==> 02-08 <==
// eth_rx
module eth_rx (
    input wire i_clk,
    input wire i_reset,
    input wire [31:0] i_xver_rx_data,
    output logic [31:0] m00_axis_tdata,
    output logic [3:0] m00_axis_tkeep,
    output logic m00_axis_tvalid,
    output logic m00_axis_tlast,
    output logic m00_axis_tuser
);
export LEC_CHECK = 0
export CAP_MARGIN = 0
export CELL_PAD_IN_SITES_DETAIL_PLACEMENT = 2
export CORE_MARGIN = 7
export CORE_UTILIZATION = 51
export GPL_ROUTABILITY_DRIVEN = 0
export GPL_TIMING_DRIVEN = 0
export MAX_ROUTING_LAYER = met4
export MIN_ROUTING_LAYER = met2
export SETUP_SLACK_MARGIN = 1.4
export SLEW_MARGIN = 20
export TNS_END_PERCENT = 70
create_clock -name core_clock -period 5.96 [get_ports {i_clk}]
run.sh (not shown) runs the stock make flow with config.mk's settings and CLKGATE_MAP_FILE=.
==> 08-18 (differences from 02-08) <==
==> flow/config.mk (replaced) <==
export PLATFORM = sky130hd
export DESIGN_NAME = eth_rx
export DESIGN_NICKNAME = eth_rx
export VERILOG_FILES = /design/flow/design.v
export SDC_FILE = /design/flow/constraint.sdc
export NUM_CORES = 4
export LEC_CHECK = 0
export CAP_MARGIN = 20
export CORE_MARGIN = 2
export CORE_UTILIZATION = 61
export SETUP_SLACK_MARGIN = 1.32
export SLEW_MARGIN = 20
==> flow/constraint.sdc (replaced) <==
create_clock -name core_clock -period 4.79 [get_ports {i_clk}]
set_input_delay 0.9580 -clock core_clock [delete_from_list [all_inputs] [get_ports {i_clk}]]
set_output_delay 0.9580 -clock core_clock [all_outputs]
set_load 0.01 [all_outputs]
==> 10-04 (differences from 02-08) <==
==> flow/config.mk (replaced) <==
export PLATFORM = sky130hd
export DESIGN_NAME = eth_rx
export DESIGN_NICKNAME = eth_rx
export VERILOG_FILES = /design/flow/design.v
export SDC_FILE = /design/flow/constraint.sdc
export NUM_CORES = 4
export LEC_CHECK = 0
export CAP_MARGIN = 20
export CORE_MARGIN = 2
export CORE_UTILIZATION = 70
export CTS_CLUSTER_DIAMETER = 339
export CTS_CLUSTER_SIZE = 20
export MAX_ROUTING_LAYER = met4
export PLACE_DENSITY = 0.64
export SLEW_MARGIN = 20
==> flow/constraint.sdc (replaced) <==
create_clock -name core_clock -period 4.69 [get_ports {i_clk}]
set_input_delay 0.9380 -clock core_clock [delete_from_list [all_inputs] [get_ports {i_clk}]]
set_output_delay 0.9380 -clock core_clock [all_outputs]
set_load 0.01 [all_outputs]
==> summary of the runs <==
02-08 failed in 3_5_place_dp with DPL-0033. 08-18 finished but failed the layout checks on negative setup slack. 10-04 finished but failed the layout checks on negative setup slack. Of 08-18 and 10-04, 10-04 has the higher utilization (gap 5.1 points). In synthesized cell count, 02-08 and 10-04 do not differ. In 08-18 the design area is larger than in 10-04, by 7.9%. Against 10-04, the clock skew of 08-18 is lower by 29 ps. Cell count: 10-04 is lower than 08-18 (about 4%). Against 10-04, the clock-buffer cell count of 08-18 is higher by 37. Between 10-04 and 08-18, the lower sequential power is in 08-18 (gap about 2%, measured against 08-18). Of 08-18 and 10-04, 08-18 has the higher wire length (gap about 1.3%, measured against 10-04). Between 08-18 and 10-04, the lower non-clock buffer count is in 10-04 (gap 102).

* * *

==> run R: inputs <==
Starting RTL as in the previous note.
make LEC_CHECK=0 CAP_MARGIN=20 CELL_PAD_IN_SITES_DETAIL_PLACEMENT=0 CORE_MARGIN=2 CORE_UTILIZATION=58 GPL_TIMING_DRIVEN=1 HOLD_SLACK_MARGIN=0.25 PLACE_DENSITY_LB_ADDON=0.06 SETUP_SLACK_MARGIN=1.54 SLEW_MARGIN=20 finish   # period 5.76 ns
==> run A: changes against run R <==
--- a/flow/config.mk
+++ b/flow/config.mk
@@ -7,2 +7,3 @@
 export LEC_CHECK = 0
+export ABC_AREA = 1
 export CAP_MARGIN = 20
@@ -10,7 +11,8 @@
 export CORE_MARGIN = 2
-export CORE_UTILIZATION = 58
+export CORE_UTILIZATION = 68
+export CTS_CLUSTER_DIAMETER = 354
 export GPL_TIMING_DRIVEN = 1
-export HOLD_SLACK_MARGIN = 0.25
+export HOLD_SLACK_MARGIN = 0.29
 export PLACE_DENSITY_LB_ADDON = 0.06
-export SETUP_SLACK_MARGIN = 1.54
 export SLEW_MARGIN = 20
+export TNS_END_PERCENT = 5
==> flow/constraint.sdc (replaced) <==
create_clock -name core_clock -period 8.38 [get_ports {i_clk}]
set_input_delay 1.6760 -clock core_clock [delete_from_list [all_inputs] [get_ports {i_clk}]]
set_output_delay 1.6760 -clock core_clock [all_outputs]
set_load 0.01 [all_outputs]
==> run G: changes against run R <==
==> flow/config.mk (replaced) <==
export PLATFORM = sky130hd
export DESIGN_NAME = eth_rx
export DESIGN_NICKNAME = eth_rx
export VERILOG_FILES = /design/flow/design.v
export SDC_FILE = /design/flow/constraint.sdc
export NUM_CORES = 4
export LEC_CHECK = 0
export CAP_MARGIN = 20
export CORE_MARGIN = 2
export CORE_UTILIZATION = 72
export CTS_CLUSTER_DIAMETER = 321
export CTS_CLUSTER_SIZE = 98
export SLEW_MARGIN = 20
==> flow/constraint.sdc (replaced) <==
create_clock -name core_clock -period 4.5 [get_ports {i_clk}]
set_input_delay 0.9000 -clock core_clock [delete_from_list [all_inputs] [get_ports {i_clk}]]
set_output_delay 0.9000 -clock core_clock [all_outputs]
set_load 0.01 [all_outputs]
==> run Z: changes against run R <==
--- a/flow/config.mk
+++ b/flow/config.mk
@@ -10,7 +10,9 @@
 export CORE_MARGIN = 2
-export CORE_UTILIZATION = 58
+export CORE_UTILIZATION = 72
+export CTS_CLUSTER_DIAMETER = 350
+export CTS_CLUSTER_SIZE = 20
 export GPL_TIMING_DRIVEN = 1
-export HOLD_SLACK_MARGIN = 0.25
-export PLACE_DENSITY_LB_ADDON = 0.06
-export SETUP_SLACK_MARGIN = 1.54
+export MAX_ROUTING_LAYER = met4
+export PLACE_DENSITY = 0.64
+export SETUP_SLACK_MARGIN = -0.44
 export SLEW_MARGIN = 20
==> flow/constraint.sdc (replaced) <==
create_clock -name core_clock -period 4.84 [get_ports {i_clk}]
set_input_delay 0.9680 -clock core_clock [delete_from_list [all_inputs] [get_ports {i_clk}]]
set_output_delay 0.9680 -clock core_clock [all_outputs]
set_load 0.01 [all_outputs]
==> run summary <==
Family with the most delay on the worst path -> simple AND/OR/NAND/NOR gates
Outcome -> no timing/DRC/antenna violations
FFs & Latches -> 431
Max-cap viol count -> 0
Sequential share of the synthesized area -> 0.234
Core area -> 63000 um^2
-- figures above: run R

==> run summary <==
Fail Step -> global routing (5_1_grt)
Core area -> 50300 um^2
Outcome -> stopped before the end
Err -> [ERROR GRT-0232] Routing congestion too high. Check the congestion heatmap in the GUI.
-- figures above: run G

==> run summary <==
Outcome -> no timing/DRC/antenna violations
Sequential share of the synthesized area -> 0.240
Top cells by count -> nand2_1 (1855), inv_1 (632), nand3_1 (604)
Family with the most delay on the worst path -> simple AND/OR/NAND/NOR gates
FFs & Latches -> 431
Depth of the most critical reg-to-reg path -> 30
Max-cap viol count -> 0
Core area -> 52400 um^2
-- figures above: run A

==> run summary <==
Outcome -> finished with violations
Layout Check Fails -> negative setup slack
# setup viols final -> 29
Final WS setup -> -1.12 ns
-- figures above: run Z


* * *

==> ember <==
Starting RTL as in the previous note.
==> flow/design.v (excerpt) <==
module eth_rx (
    input wire i_clk,
    input wire i_reset,
    input wire [31:0] i_xver_rx_data,
    output logic [31:0] m00_axis_tdata,
    output logic [3:0] m00_axis_tkeep,
    output logic m00_axis_tvalid,
    output logic m00_axis_tlast,
    output logic m00_axis_tuser
);
    wire [31:0] rx_gearbox_data_out, rx_descrambled_data;
    wire [1:0] rx_header;
    wire rx_data_valid, rx_header_valid;
    wire rx_gearbox_slip;
    wire [31:0] rx_decoded_data;
    wire [3:0] rx_decoded_ctl;
    rx_gearbox #(.REGISTER_OUTPUT(1))
    u_rx_gearbox (
        .i_clk(i_clk),
        .i_reset(i_reset),
        .i_data(i_xver_rx_data),
        .i_slip(rx_gearbox_slip),
        .o_data(rx_gearbox_data_out),
        .o_header(rx_header),
        .o_data_valid(rx_data_valid),
        .o_header_valid(rx_header_valid)
    );
    lock_state u_lock_state(
        .i_clk(i_clk),
        .i_reset(i_reset),
        .i_header(rx_header),
        .i_valid(rx_header_valid),
        .o_slip(rx_gearbox_slip)
    );
    scrambler #(
        .DESCRAMBLE(1)
  ...
make LEC_CHECK=0 ABC_AREA=1 CAP_MARGIN=10 CORE_MARGIN=2 CORE_UTILIZATION=72 CTS_CLUSTER_DIAMETER=138 CTS_CLUSTER_SIZE=53 HOLD_SLACK_MARGIN=0.07 PLACE_DENSITY=0.63 SETUP_SLACK_MARGIN=0.28 SLEW_MARGIN=20 finish   # period 3.56 ns
==> fjord (differences from ember) <==
ABC_AREA = unset   (was 1)
CAP_MARGIN = 20   (was 10)
CORE_UTILIZATION = 33   (was 72)
CTS_CLUSTER_DIAMETER = unset   (was 138)
CTS_CLUSTER_SIZE = unset   (was 53)
HOLD_SLACK_MARGIN = unset   (was 0.07)
PLACE_DENSITY = unset   (was 0.63)
SETUP_SLACK_MARGIN = unset   (was 0.28)
==> flow/constraint.sdc (replaced) <==
create_clock -name core_clock -period 8.65 [get_ports {i_clk}]
set_input_delay 1.7300 -clock core_clock [delete_from_list [all_inputs] [get_ports {i_clk}]]
set_output_delay 1.7300 -clock core_clock [all_outputs]
set_load 0.01 [all_outputs]
==> comparison table <==
Run status: ember aborted with a tool error; fjord no timing/DRC/antenna violations
Stage where the flow stopped: ember global routing (5_1_grt); fjord -
Ao+oa area frac: ember 21.2%; fjord 21.5%
FP Util: ember 73.2%; fjord 33.3%
Net count entering floorplan: ember 6,231; fjord 4,826
Count of instances resized after the clock tree is built: ember 327; fjord 0
Core area: ember 0.0492 mm2; fjord 0.111 mm2
Yosys synthesis chip area: ember 0.0360 mm2; fjord 0.0368 mm2
Number of rows in the core area: ember 81; fjord 122
Setup Fix Bufs, Post-CTS: ember 54; fjord 0
Minimum setup slack after placement: ember -671 ps; fjord 1520 ps
Final HPWL DP: ember 121,000 um; fjord 109,000 um
Final estimated routing congestion in global placement: ember 1.30; fjord 0.990
Area share, top type: ember 24.0%; fjord 23.4%
Floorplan die height: ember 228 um; fjord 338 um
Proportion of synthesized area in mux cells: ember 0.974%; fjord 12.0%
Clock buffer count from CTS: ember 13; fjord 51
Number of library cell types mapped by synthesis: ember 69; fjord 103
Number of placed instances, taps included: ember 7,239; fjord 6,055
Count of instantiated cells in the yosys netlist: ember 6,159; fjord 4,754
Chip width: ember 228 um; fjord 338 um
Netlist Area Pre-Place: ember 0.0360 mm2; fjord 0.0368 mm2
Syn_area_per_cell: ember 5.84 um2; fjord 7.74 um2
Total die size: ember 0.0518 mm2; fjord 0.114 mm2
CTS H-Tree Depth: ember 1; fjord 2
Synth Area in XOR/XNOR: ember 3.87%; fjord 14.7%
Sequential-to-total area share from yosys stat: ember 24.0%; fjord 23.4%

* * *

==> yarrow: inputs <==
eth_rx again, from the RTL that the note above started with.
clock: 3.56 ns
lec_check: 0
abc_area: 1
cap_margin: 10
core_margin: 2
core_utilization: 72
cts_cluster_diameter: 138
cts_cluster_size: 53
place_density: 0.63
slew_margin: 20
==> violet (differences from yarrow) <==
CAP_MARGIN = 0   (was 10)
CELL_PAD_IN_SITES_DETAIL_PLACEMENT = 0   (was default)
CORE_UTILIZATION = 65   (was 72)
CTS_CLUSTER_DIAMETER = 354   (was 138)
CTS_CLUSTER_SIZE = default   (was 53)
GPL_TIMING_DRIVEN = 1   (was default)
HOLD_SLACK_MARGIN = 0.29   (was default)
PLACE_DENSITY = default   (was 0.63)
PLACE_DENSITY_LB_ADDON = 0.06   (was default)
==> flow/constraint.sdc (replaced) <==
create_clock -name core_clock -period 8.38 [get_ports {i_clk}]
set_input_delay 1.6760 -clock core_clock [delete_from_list [all_inputs] [get_ports {i_clk}]]
set_output_delay 1.6760 -clock core_clock [all_outputs]
set_load 0.01 [all_outputs]
==> harbor (differences from yarrow) <==
ABC_AREA = default   (was 1)
CAP_MARGIN = 20   (was 10)
CORE_UTILIZATION = 68   (was 72)
CTS_CLUSTER_DIAMETER = default   (was 138)
CTS_CLUSTER_SIZE = 20   (was 53)
PLACE_DENSITY = default   (was 0.63)
SETUP_SLACK_MARGIN = -0.31   (was default)
==> flow/constraint.sdc (replaced) <==
create_clock -name core_clock -period 5.05 [get_ports {i_clk}]
set_input_delay 1.0100 -clock core_clock [delete_from_list [all_inputs] [get_ports {i_clk}]]
set_output_delay 1.0100 -clock core_clock [all_outputs]
set_load 0.01 [all_outputs]
==> onyx (differences from yarrow) <==
CAP_MARGIN = 20   (was 10)
CELL_PAD_IN_SITES_DETAIL_PLACEMENT = 0   (was default)
CORE_UTILIZATION = 58   (was 72)
CTS_CLUSTER_DIAMETER = default   (was 138)
CTS_CLUSTER_SIZE = 100   (was 53)
GPL_TIMING_DRIVEN = 1   (was default)
HOLD_SLACK_MARGIN = 0.25   (was default)
PLACE_DENSITY = default   (was 0.63)
PLACE_DENSITY_LB_ADDON = 0.06   (was default)
SETUP_SLACK_MARGIN = 1.54   (was default)
==> flow/constraint.sdc (replaced) <==
create_clock -name core_clock -period 5.2 [get_ports {i_clk}]
set_input_delay 1.0400 -clock core_clock [delete_from_list [all_inputs] [get_ports {i_clk}]]
set_output_delay 1.0400 -clock core_clock [all_outputs]
set_load 0.01 [all_outputs]
==> metrics.txt <==
# HELP chip_impl_metric Metrics from one implementation run
# TYPE chip_impl_metric gauge
chip_impl_info{name="result_of_the_run",value="finished clean"} 1
chip_impl_metric{name="die_height",unit="um"} 239.3
chip_impl_metric{name="synthesis.area",unit="um^2"} 35980
chip_impl_metric{name="post-cts-setup-buffer-count",unit=""} 0
chip_impl_metric{name="floorplan.die_area",unit="um^2"} 57250
chip_impl_metric{name="synth_chip_area",unit="um^2"} 35980
chip_impl_info{name="yosys-top-cells-area",value="sky130_fd_sc_hd__dfxtp_1, sky130_fd_sc_hd__nand2_1, sky130_fd_sc_hd__nand3_1, sky130_fd_sc_hd__o21ai_0, sky130_fd_sc_hd__inv_1"} 1
chip_impl_metric{name="cts_max_level",unit=""} 2
chip_impl_metric{name="dpl-instance-area",unit="um^2"} 36940
chip_impl_metric{name="place_inst",unit=""} 6733
chip_impl_info{name="synth_dominant_cell_count",value="sky130_fd_sc_hd__nand2_1"} 1
Source of the figures above: violet

==> metrics.txt <==
# HELP chip_impl_metric Implementation results
# TYPE chip_impl_metric gauge
chip_impl_info{name="result_of_the_run",value="stopped before the end"} 1
chip_impl_info{name="yosys-top-cells-area",value="sky130_fd_sc_hd__dfxtp_1, sky130_fd_sc_hd__nand2_1, sky130_fd_sc_hd__nand3_1, sky130_fd_sc_hd__o21ai_0, sky130_fd_sc_hd__inv_1"} 1
chip_impl_metric{name="synthesis.area",unit="um^2"} 35980
chip_impl_metric{name="floorplan.die_area",unit="um^2"} 51770
chip_impl_info{name="toolErrorMsg",value="[ERROR GRT-0116] Global routing finished with congestion. Check the congestion regions in the DRC Viewer."} 1
chip_impl_info{name="outcome.stop_stage",value="5_1_grt"} 1
chip_impl_metric{name="post-cts-setup-buffer-count",unit=""} 45
Source of the figures above: yarrow

==> metrics.txt <==
# HELP chip_impl_metric Metrics from one implementation run
# TYPE chip_impl_metric gauge
chip_impl_metric{name="dpl-instance-area",unit="um^2"} 37670
chip_impl_metric{name="post-cts-setup-buffer-count",unit=""} 105
chip_impl_metric{name="place_inst",unit=""} 6895
chip_impl_metric{name="synth_chip_area",unit="um^2"} 35980
chip_impl_info{name="result_of_the_run",value="finished clean"} 1
chip_impl_metric{name="floorplan.die_area",unit="um^2"} 64040
chip_impl_metric{name="cts_max_level",unit=""} 2
Source of the figures above: onyx

==> metrics.txt <==
# HELP chip_impl_metric Metrics from one implementation run
# TYPE chip_impl_metric gauge
chip_impl_info{name="yosys-top-cells-area",value="sky130_fd_sc_hd__dfxtp_1, sky130_fd_sc_hd__mux2i_1, sky130_fd_sc_hd__xnor2_1, sky130_fd_sc_hd__nor2_1, sky130_fd_sc_hd__nand2_1"} 1
chip_impl_info{name="result_of_the_run",value="complete, but fails checks"} 1
chip_impl_metric{name="synthesis.area",unit="um^2"} 36820
chip_impl_info{name="so_faults",value="negative setup slack"} 1
chip_impl_metric{name="post-cts-setup-buffer-count",unit=""} 4
chip_impl_metric{name="timing.final.setup_violations",unit=""} 4
chip_impl_metric{name="cts_max_level",unit=""} 2
chip_impl_info{name="synth_dominant_cell_count",value="sky130_fd_sc_hd__nor2_1"} 1
chip_impl_metric{name="floorplan.die_area",unit="um^2"} 56020
chip_impl_metric{name="die_height",unit="um"} 236.7
chip_impl_metric{name="fin_ws",unit="ns"} -0.4580
Source of the figures above: harbor

No activity file was given, so power comes from the tool's default toggle rates.
